==> flow/design.v (excerpt) <==
module top(clk, rst, start,i, socin1
  ,socin2
  ,socin3
  ,socin4,
  socout1
  ,socout2
  ,socout3
  ,socout4
  ,outReady);
  input i;
  input start;
  input clk;
  input rst;
  input socin1;
  input socin2;
  input socin3;
  input socin4;
  output socout1;
  output socout2;
  output socout3;
  output socout4;
  output outReady;
wire loadOut1
  ,loadOut2
  ,loadOut3
  ,loadOut4
  ,shft
  ,clrCount1
  ,loadDivide1
  ,loadDivide2
  ,loadMultiply
  ,divideDone1
  ,divideDone2
  ,multiplyDone
  ,ngtv
  ,loaded
  ,outDone;
  wire [1:0] sel2;
  CONTROLPATH z0 (
   loadOut1
  ,loadOut2
  ,loadOut3
  ,loadOut4
  ,shft
  ,clrCount1
  ,sel2
  ,loadDivide1
  ,loadDivide2
  ,loadMultiply
  ,divideDone1
  ,divideDone2
  ,multiplyDone
  ,ngtv
  ,loaded
  ,start
  ,clk
  ,rst
  ,outDone
);
 DATAPATH z1 (
   i
  ,clk
  ,rst
  ,socin1
  ,socin2
  ,socin3
  ,socin4
  ,shft
  ,loadOut1
  ,loadOut2
  ,loadOut3
  ...
For scale: about 2600 cells after synthesis, ~13 I/O pins, ~21000 µm² of cells after synthesis.
==> flow/config.mk <==
export PLATFORM = sky130hd
export DESIGN_NAME = top
export DESIGN_NICKNAME = top
export VERILOG_FILES = /design/flow/design.v
export SDC_FILE = /design/flow/constraint.sdc
export NUM_CORES = 4
export LEC_CHECK = 0
export ABC_AREA = 1
export CAP_MARGIN = 20
export CORE_MARGIN = 2
export CORE_UTILIZATION = 72
export CTS_CLUSTER_DIAMETER = 342
export CTS_CLUSTER_SIZE = 13
export HOLD_SLACK_MARGIN = 0.3
export PLACE_DENSITY_LB_ADDON = 0.2
export SETUP_SLACK_MARGIN = 0.24
export SLEW_MARGIN = 20
==> flow/constraint.sdc <==
create_clock -name core_clock -period 2.67 [get_ports {clk}]
set_input_delay 0.5340 -clock core_clock [delete_from_list [all_inputs] [get_ports {clk}]]
set_output_delay 0.5340 -clock core_clock [all_outputs]
set_load 0.01 [all_outputs]
run.sh (not shown) runs the stock make flow with config.mk's settings and CLKGATE_MAP_FILE=.
The baseline reached the layout checks and failed them: negative setup slack.
Next try:
--- a/flow/config.mk
+++ b/flow/config.mk
@@ -10,8 +10,5 @@
 export CORE_MARGIN = 2
 export CORE_UTILIZATION = 72
-export CTS_CLUSTER_DIAMETER = 342
-export CTS_CLUSTER_SIZE = 13
-export HOLD_SLACK_MARGIN = 0.3
+export CTS_CLUSTER_SIZE = 26
 export PLACE_DENSITY_LB_ADDON = 0.2
-export SETUP_SLACK_MARGIN = 0.24
 export SLEW_MARGIN = 20
==> flow/constraint.sdc (replaced) <==
create_clock -name core_clock -period 4.05 [get_ports {clk}]
set_input_delay 0.8100 -clock core_clock [delete_from_list [all_inputs] [get_ports {clk}]]
set_output_delay 0.8100 -clock core_clock [all_outputs]
set_load 0.01 [all_outputs]
Outcome: The new run finished with negative setup slack left. Core utilization fell by 2.9 points. Non-clock buffer count fell by 143. Count of clock-buffer cells in the layout fell by 1. Routed wire length fell by 5.4%. Total power fell by 37%. Design area fell by about 3.3%. Synthesized cell count stays the same. Combinational power fell by 42%. First-iteration DRC count fell by 22%. Setup slack improved by 1.4 ns.
Next try:
--- a/flow/config.mk
+++ b/flow/config.mk
@@ -10,5 +10,6 @@
 export CORE_MARGIN = 2
 export CORE_UTILIZATION = 72
-export CTS_CLUSTER_SIZE = 26
+export CTS_CLUSTER_DIAMETER = 188
+export CTS_CLUSTER_SIZE = 14
 export PLACE_DENSITY_LB_ADDON = 0.2
 export SLEW_MARGIN = 20
==> flow/constraint.sdc (replaced) <==
create_clock -name core_clock -period 2.93 [get_ports {clk}]
set_input_delay 0.5860 -clock core_clock [delete_from_list [all_inputs] [get_ports {clk}]]
set_output_delay 0.5860 -clock core_clock [all_outputs]
set_load 0.01 [all_outputs]
Outcome: The new run produced a layout that fails on negative setup slack. Synthesized area does not change. Total power rises by 38%. Clock-buffer cell count goes down by 2. Global-route usage falls by 0.75 points. Wire length shrinks by 2.8%. First-iteration DRC count increases by 11%. Setup slack gets worse by 1.2 ns. Final area is higher by 1.3%. Sequential cell count is unchanged. Maximum frequency came out lower by 1.5%. Die size stays the same.
Next try:
--- a/flow/config.mk
+++ b/flow/config.mk
@@ -10,6 +10,7 @@
 export CORE_MARGIN = 2
 export CORE_UTILIZATION = 72
-export CTS_CLUSTER_DIAMETER = 188
-export CTS_CLUSTER_SIZE = 14
+export CTS_CLUSTER_DIAMETER = 358
+export CTS_CLUSTER_SIZE = 26
 export PLACE_DENSITY_LB_ADDON = 0.2
+export SETUP_SLACK_MARGIN = 0.71
 export SLEW_MARGIN = 20
==> flow/constraint.sdc (replaced) <==
create_clock -name core_clock -period 2.67 [get_ports {clk}]
set_input_delay 0.5340 -clock core_clock [delete_from_list [all_inputs] [get_ports {clk}]]
set_output_delay 0.5340 -clock core_clock [all_outputs]
set_load 0.01 [all_outputs]
The changed run reached the layout checks and failed them: negative setup slack. Routed wire length rises by 36%. Total power rises by 22%. Non-clock buffer count rises by 104. Clock power falls by 16%. Die area does not change. Worst setup slack degrades by 0.33 ns. Fmax falls by 1.6%. Sequential share of layout area falls by 2.9 points. Cell count rises by 2.5%. Utilization rises by 7.1 points. Via count rises by 16%.
Next try:
==> flow/config.mk (replaced) <==
export PLATFORM = sky130hd
export DESIGN_NAME = top
export DESIGN_NICKNAME = top
export VERILOG_FILES = /design/flow/design.v
export SDC_FILE = /design/flow/constraint.sdc
export NUM_CORES = 4
export LEC_CHECK = 0
export CAP_MARGIN = 20
export CORE_MARGIN = 2
export CORE_UTILIZATION = 72
export CTS_CLUSTER_SIZE = 24
export SLEW_MARGIN = 20
==> flow/constraint.sdc (replaced) <==
create_clock -name core_clock -period 3.89 [get_ports {clk}]
set_input_delay 0.7780 -clock core_clock [delete_from_list [all_inputs] [get_ports {clk}]]
set_output_delay 0.7780 -clock core_clock [all_outputs]
set_load 0.01 [all_outputs]
After rerunning:
- The changed run produced a layout that fails on negative setup slack
- cell area falls by 12%
- synthesized cell count falls by 23%
- routed wire length falls by 36%
Next try:
--- a/flow/config.mk
+++ b/flow/config.mk
@@ -8,5 +8,5 @@
 export CAP_MARGIN = 20
 export CORE_MARGIN = 2
-export CORE_UTILIZATION = 72
-export CTS_CLUSTER_SIZE = 24
+export CORE_UTILIZATION = 65
+export PLACE_DENSITY = 0.6
 export SLEW_MARGIN = 20
==> flow/constraint.sdc (replaced) <==
create_clock -name core_clock -period 2.67 [get_ports {clk}]
set_input_delay 0.5340 -clock core_clock [delete_from_list [all_inputs] [get_ports {clk}]]
set_output_delay 0.5340 -clock core_clock [all_outputs]
set_load 0.01 [all_outputs]
Result: The new run finished with negative setup slack left; die area rises by 11%; first-iteration DRC count fell by 22%; utilization goes down by 4.3 points; worst setup slack got worse by 1.4 ns; combinational power climbs by 60%.

========
job 7293:
Starting RTL as in the previous note.
==> flow/config.mk <==
export PLATFORM = sky130hd
export DESIGN_NAME = top
export DESIGN_NICKNAME = top
export VERILOG_FILES = /design/flow/design.v
export SDC_FILE = /design/flow/constraint.sdc
export NUM_CORES = 4
export LEC_CHECK = 0
export ABC_AREA = 1
export CAP_MARGIN = 30
export CELL_PAD_IN_SITES_GLOBAL_PLACEMENT = 2
export CORE_ASPECT_RATIO = 0.64
export CORE_MARGIN = 2
export CORE_UTILIZATION = 69
export CTS_CLUSTER_SIZE = 82
export GPL_TIMING_DRIVEN = 0
export HOLD_SLACK_MARGIN = -0.0
export MAX_ROUTING_LAYER = met4
export PLACE_DENSITY_LB_ADDON = 0.26
export SLEW_MARGIN = 25
export TNS_END_PERCENT = 50
==> flow/constraint.sdc <==
create_clock -name core_clock -period 4.6 [get_ports {clk}]
set_input_delay 0.9200 -clock core_clock [delete_from_list [all_inputs] [get_ports {clk}]]
set_output_delay 0.9200 -clock core_clock [all_outputs]
set_load 0.01 [all_outputs]
Job 7293 got as far as 3_1_place_gp_skip_io, where a tool error ended the run.
Relative to job 7293, the following input files were edited for job 2947:
==> flow/config.mk <==
export PLATFORM = sky130hd
export DESIGN_NAME = top
export DESIGN_NICKNAME = top
export VERILOG_FILES = /design/flow/design.v
export SDC_FILE = /design/flow/constraint.sdc
export NUM_CORES = 4
export LEC_CHECK = 0
export CAP_MARGIN = 20
export CORE_MARGIN = 2
export CORE_UTILIZATION = 40
export PLACE_DENSITY = 0.6
export SLEW_MARGIN = 20
==> flow/constraint.sdc <==
create_clock -name core_clock -period 3.0 [get_ports {clk}]
set_input_delay 0.6000 -clock core_clock [delete_from_list [all_inputs] [get_ports {clk}]]
set_output_delay 0.6000 -clock core_clock [all_outputs]
set_load 0.01 [all_outputs]
[summary]
Every stage of job 2947 finished as expected; the final checks, on the other hand, flagged negative setup slack, which means the layout fails. Summary of the comparison: cell area after synthesis is lower in job 2947, relative to job 7293. Synthesized netlist net count, job 7293 and job 2947, higher one = job 7293. Diff job 2947..job 7293 | async set-reset flop share out of synthesis | unchanged. On register area share after synthesis: between job 7293 and job 2947, it ends up lower for job 7293. Sort job 7293 and job 2947 by die area, ascending, and job 7293 comes first. When job 2947 is set beside job 7293, its floorplan core density turns out to be 29 points smaller. Mean instance size in the synthesized netlist (job 2947 / job 7293): 1.2.
#### Input delta (job 1026 over job 2947)
--- a/flow/config.mk
+++ b/flow/config.mk
@@ -6,7 +6,10 @@
 export NUM_CORES = 4
 export LEC_CHECK = 0
+export ABC_AREA = 1
 export CAP_MARGIN = 20
 export CORE_MARGIN = 2
-export CORE_UTILIZATION = 40
-export PLACE_DENSITY = 0.6
+export CORE_UTILIZATION = 72
+export CTS_CLUSTER_DIAMETER = 53
+export CTS_CLUSTER_SIZE = 13
+export PLACE_DENSITY_LB_ADDON = 0.2
 export SLEW_MARGIN = 20
==> flow/constraint.sdc <==
create_clock -name core_clock -period 3.41 [get_ports {clk}]
set_input_delay 0.6820 -clock core_clock [delete_from_list [all_inputs] [get_ports {clk}]]
set_output_delay 0.6820 -clock core_clock [all_outputs]
set_load 0.01 [all_outputs]
--- outcome ---
The final reports for job 1026 and job 2947 show slack of the critical path higher in the former.
Job 1026 — number of cells in the finished layout apart from fillers 264 higher, job 2947 as reference
Of job 2947 and job 1026, the higher overall power consumption belongs to job 2947.
The flow for job 1026 finished, though final verification flagged negative setup slack.
Re logic depth of the worst path, buffers included: job 1026 is 5 up on job 2947.
Inputs modified between job 1026 and job 4234:
--- a/flow/config.mk
+++ b/flow/config.mk
@@ -6,10 +6,7 @@
 export NUM_CORES = 4
 export LEC_CHECK = 0
-export ABC_AREA = 1
 export CAP_MARGIN = 20
 export CORE_MARGIN = 2
 export CORE_UTILIZATION = 72
-export CTS_CLUSTER_DIAMETER = 53
-export CTS_CLUSTER_SIZE = 13
-export PLACE_DENSITY_LB_ADDON = 0.2
+export PLACE_DENSITY = 0.4
 export SLEW_MARGIN = 20
==> flow/constraint.sdc <==
create_clock -name core_clock -period 2.67 [get_ports {clk}]
set_input_delay 0.5340 -clock core_clock [delete_from_list [all_inputs] [get_ports {clk}]]
set_output_delay 0.5340 -clock core_clock [all_outputs]
set_load 0.01 [all_outputs]
--- outcome ---
- Complete run, failing final checks: job 4234, reason negative setup slack.
- Re multi-input combinational area share: job 1026 was lower than job 4234.
- Between job 1026 and job 4234, worst path required time is lower for job 4234, job 1026 comes in above that.
- Job 4234 vs job 1026 on normalized max-slew margin: job 4234 is the higher one.
Input changes introduced in job 3515 (baseline for comparison: job 4234):
--- a/flow/config.mk
+++ b/flow/config.mk
@@ -8,5 +8,5 @@
 export CAP_MARGIN = 20
 export CORE_MARGIN = 2
-export CORE_UTILIZATION = 72
-export PLACE_DENSITY = 0.4
+export CORE_UTILIZATION = 38
+export PLACE_DENSITY = 0.6
 export SLEW_MARGIN = 20
==> flow/constraint.sdc <==
create_clock -name core_clock -period 5.98 [get_ports {clk}]
set_input_delay 1.1960 -clock core_clock [delete_from_list [all_inputs] [get_ports {clk}]]
set_output_delay 1.1960 -clock core_clock [all_outputs]
set_load 0.01 [all_outputs]
Results
Per the final summary, job 3515 finished and its layout is clean on timing, DRC and antenna.
In job 4234 the implementation completed, yet the final layout does not meet the checks, the culprit being negative setup slack.
Changes observed in job 3515 relative to job 4234: total power consumption of the routed design lost about 64%, count of clock-buffer cells in the layout went down, global-route wire length before repair lower.
Run comparison: job 3515 cell with the largest stage delay on the worst path o41ai_1; job 4234 cell with the largest stage delay on the worst path fa_1
Job 3515 vs job 4234 — standard cell core area rose about 90%.
Taking job 4234 as the reference point, the number of search-and-repair iterations in the first detailed-routing pass of job 3515 falls by 2.
Core utilization: job 3515 lower than job 4234
In job 3515, the wire length came out 18% below the value in job 4234.

========
Setup of P:
top again, from the RTL that the note above started with.
Settings: LEC_CHECK=0, ABC_AREA=1, CAP_MARGIN=15, CORE_ASPECT_RATIO=0.64, CORE_MARGIN=2, CORE_UTILIZATION=72, CTS_CLUSTER_SIZE=72, HOLD_SLACK_MARGIN=-0.0, PLACE_DENSITY_LB_ADDON=0.26, SLEW_MARGIN=20; clock period 2.97 ns.
| P | all stages done | FAIL | setup timing |
Modified inputs, Q compared to P
Settings: PLACE_DENSITY_LB_ADDON now 0.2, was 0.26; CAP_MARGIN now 20, was 15; CORE_ASPECT_RATIO no longer set, was 0.64; HOLD_SLACK_MARGIN no longer set, was -0.0; CTS_CLUSTER_SIZE now 31, was 72; SETUP_SLACK_MARGIN now 0.75, previously not set; the clock period (ns, I/O delays scaled along) now 2.87, was 2.97.
Results
- Not one of Q and P finished clean.
- | Q | all stages done | FAIL | capacitance limit, slew limit, setup timing |
- Final checks on P, whose flow otherwise completed, came back failing, citing setup timing.
- Vias: Q more than P
- [diff] post-layout instance area, Q relative to P: regression
- The lower non-clock buffer count came out of P.
> inputs changed (Q -> R)
Settings: clearing SETUP_SLACK_MARGIN, which used to be 0.75; clearing PLACE_DENSITY_LB_ADDON, which used to be 0.2; clearing ABC_AREA, which used to be 1; swapping 72 for 40 in CORE_UTILIZATION; clearing CTS_CLUSTER_SIZE, which used to be 31; putting PLACE_DENSITY at 0.6 where nothing was set; swapping 2.87 for 5.0 in the clock period (ns, I/O delays scaled along).
==> results <==
The final layout from R, which completed every stage, passed the timing, DRC and antenna checks at the end of the flow.
R — pin count of the biggest net entering global routing about 30% lower, Q as reference
met4 as the highest routed metal layer was reported by R, and met5 by Q.
Q has higher global-route usage than R.
Diff Q -> R: final total power went down about 60%, sequential share of the synthesized area went up, number of resized instances in the post-cts repair step went down, final period utilization -52 points.
R vs Q: final design instance area without fill down by more than 10%
R ends up with a number of cells in the design after placement that is 469 lower than in Q.
Q → R: number of H-tree branching levels closely matched the old numbers; worst setup slack grew by 1.60 ns; global routing usage on met2 shrank by 44 points.
#### Input delta (S over R)
Settings: ABC_AREA newly set to 1; CORE_UTILIZATION changed from 40 to 48; HOLD_SLACK_MARGIN newly set to 0.02; CAP_MARGIN changed from 20 to 30; MIN_ROUTING_LAYER newly set to met2; CTS_CLUSTER_DIAMETER newly set to 167; PLACE_DENSITY_LB_ADDON newly set to 0.0; PLACE_DENSITY removed (was 0.6); GPL_ROUTABILITY_DRIVEN newly set to 0; CELL_PAD_IN_SITES_GLOBAL_PLACEMENT newly set to 2; CORE_ASPECT_RATIO newly set to 0.73; SETUP_SLACK_MARGIN newly set to 1.21; GPL_TIMING_DRIVEN newly set to 0.
Results
S closes out successfully: all stages finished, all timing, DRC and antenna checks passed. From R to S the numbers moved as follows: number of placed cells counting well taps up about 20%, worst hold slack across all endpoints fell by 0.014 ns, reg2reg setup slack shows an increase of 0.30 ns, post-layout worst setup margin increased by 0.30 ns relative to the old numbers. Measured against each other, R and S differ in multi-input logic portion of the cell area, the lower figure coming from S. R → S: final area increased by about 7% relative to the old numbers; net switching power of the design moved up. Highest net fanout along the worst path in S vs R: down 1.
No activity file was given, so power comes from the tool's default toggle rates.
